== run 1 ==
## processor
module processor
(
	output reg w_en,
	output reg done,
	output reg [7:0] addr,
	output reg [31:0] data_out,
	input clk,
	input rst_n,
	input start,
	input [31:0] data_in
);
	parameter RESET = 3'd0;
	parameter READ_DATA = 3'd1;
	parameter READ_INSTRUCTON = 3'd2;
	parameter DELAY = 3'd3;
	parameter EXECUTE = 3'd4;
	parameter ADD = 3'd0;
	parameter SUB = 3'd1;
	parameter MUL = 3'd2;
	parameter TR = 3'd3;
	parameter DET = 3'd4;
	reg [2:0] cs,ns;
	reg [1:0] read_data_counter;
	reg [3:0] a11,a12,a21,a22,b11,b12,b21,b22;
	always@(posedge clk or negedge rst_n)begin
		if(~rst_n) cs <= RESET;
		else cs <= ns;
	end
	always@(*)begin
		case(cs)
			RESET : ns = (start & rst_n) ? READ_DATA : RESET;
			READ_DATA : ns = (read_data_counter == 2) ? READ_INSTRUCTON : READ_DATA;
			READ_INSTRUCTON : ns = DELAY;
			DELAY : ns = EXECUTE;
			EXECUTE : ns = RESET;
			default : ns = RESET;
		endcase
	end
	always@(posedge clk or negedge rst_n)begin
		if(~rst_n)begin
			done <= 0;
			w_en <= 0;
			addr <= 8'd255;
			data_out <= 0;
			read_data_counter <= 0;
			a11 <= 0;
			a12 <= 0;
			a21 <= 0; 
			a22 <= 0;
			b11 <= 0;
			b12 <= 0;
			b21 <= 0;
			b22 <= 0;	
		end
		else begin
			case(ns)
				RESET : begin
					done <= 0;
					w_en <= 0;
					addr <= 8'd255;
					data_out <= 0;
					read_data_counter <= 0;
					a11 <= 0;
					a12 <= 0;
					a21 <= 0; 
					a22 <= 0;
					b11 <= 0;
					b12 <= 0;
					b21 <= 0;
					b22 <= 0;
				end
				READ_DATA : begin
					done <= 0;
					w_en <= 0;
					addr <= 8'd255;
					data_out <= 0;
					read_data_counter <= read_data_counter + 1;
					a11 <= data_in[3:0];
					a12 <= data_in[7:4];
					a21 <= data_in[11:8]; 
					a22 <= data_in[15:12];
					b11 <= data_in[19:16];
					b12 <= data_in[23:20];
					b21 <= data_in[27:24];
					b22 <= data_in[31:28];
				end
				READ_INSTRUCTON : begin
					done <= 0;
					w_en <= 0;
					addr <= 0;
					data_out <= 0;
					read_data_counter <= 0;
					a11 <= a11;
					a12 <= a12;
					a21 <= a21; 
					a22 <= a22;
					b11 <= b11;
					b12 <= b12;
					b21 <= b21;
					b22 <= b22;
				end
				DELAY : begin
					done <= done;
					w_en <= w_en;
					addr <= addr;
					data_out <= 0;
  ...
Size in the first run: ~1300 cells after synthesis, ~77 I/O pins.
Settings: LEC_CHECK=0, CAP_MARGIN=20, CORE_MARGIN=2, CORE_UTILIZATION=71, CTS_CLUSTER_DIAMETER=298, CTS_CLUSTER_SIZE=98, GPL_ROUTABILITY_DRIVEN=0, GPL_TIMING_DRIVEN=1, PLACE_DENSITY_LB_ADDON=0.29, SLEW_MARGIN=20; clock period 7.21 ns.
run.sh (not shown) runs the stock make flow with config.mk's settings and CLKGATE_MAP_FILE=.
Relative to run 1, the following input files were edited for run 2:
- a change of CORE_UTILIZATION from 71 to 54
- a change of CTS_CLUSTER_DIAMETER from 298 to 220
## What came out
- Per the final summary, run 2 finished and its layout is clean on timing, DRC and antenna.
- Diff run 1 -> run 2: area growth from synthesis to final layout higher; core area higher; wire length of the first global-routing pass lower; slack of the critical path higher.
- When run 2 is measured against run 1, its final critical delay including setup and external delays turns out 0.024 ns lower.
- Compared with run 1, run 2 shows global-route usage over all layers lower by 9.1 points.
The following lists how run 3 was set up differently from run 2:
- swapping 54 for 58 in CORE_UTILIZATION
- clearing CTS_CLUSTER_SIZE, which used to be 98
- clearing PLACE_DENSITY_LB_ADDON, which used to be 0.29
- swapping 220 for 102 in CTS_CLUSTER_DIAMETER
- putting PLACE_DENSITY at 0.37 where nothing was set
- swapping 7.21 for 4.46 in the clock period (ns, I/O delays scaled along)
--- outcome ---
STATUS run=run 3 STAGES=ALL_DONE FINAL_CHECKS=FAILED CAUSE=negative setup slack
On register-to-register slack: between run 3 and run 2, it ends up higher for run 2.
From run 2 to run 3 the numbers moved as follows: final core utilization rose by 9.9 points, average wire per cell in the routed design fell by 0.95%, number of buffer and inverter instances along the worst setup path fell by 3, worst endpoint data arrival time fell by 0.95 ns.
In the floorplan summary, run 3 is listed with a die area less than that of run 2.
Looking at number of setup violations in the final report, run 3 sits 20 above run 2.
Comparing starting density of the core for run 3 and run 2, the bigger number came from run 3.
From run 2 to run 3 the numbers moved as follows: instance tally after logic synthesis closely matched the old numbers, later-pin clock latency in the skew report barely changed, final standard cell count with taps included and fillers excluded saw an increase.
Input-level comparison between run 4 and run 3:
- setting ABC_AREA to 1 for the first time
- setting PLACE_DENSITY_LB_ADDON to 0.24 for the first time
- setting CTS_CLUSTER_SIZE to 15 for the first time
- removing PLACE_DENSITY (formerly 0.37)
- setting MAX_ROUTING_LAYER to met4 for the first time
- setting HOLD_SLACK_MARGIN to -0.1 for the first time
- changing CORE_UTILIZATION from 58 to 72
- changing the clock period (ns, I/O delays scaled along) from 4.46 to 4.29
### Flow results
Total half-perimeter wirelength after legalization and detailed placement: run 4 > run 3. Run 4 did not finish; the tool stopped in global routing with error GRT-0232. In run 4 relative to run 3, synthesized cell count had gone up by more than a quarter. Average cell area after synthesis (run 4 / run 3): 0.830. For the yosys synthesis chip area, run 4 came in 7.8% higher than run 3 did. Changes observed in run 4 relative to run 3: die span in x fell 6.6%, summed instance area of the synthesized netlist rose about 8%.
What run 5 does differently from run 4 at the input level:
- ABC_AREA no longer set, was 1
- CTS_CLUSTER_SIZE no longer set, was 15
- the clock period (ns, I/O delays scaled along) now 4.58, was 4.29
Findings:
Although run 5 finished all stages, its layout failed final checks on negative setup slack.
Average cell area after synthesis is lower on run 4
Run 5 vs. run 4: area after synthesis shows a reduction of about 7%, total die size saw a decrease.
Setup slack at placement: run 5 better than run 4
When run 5 is measured against run 4, its synthesized cell count turns out about 23% lower.
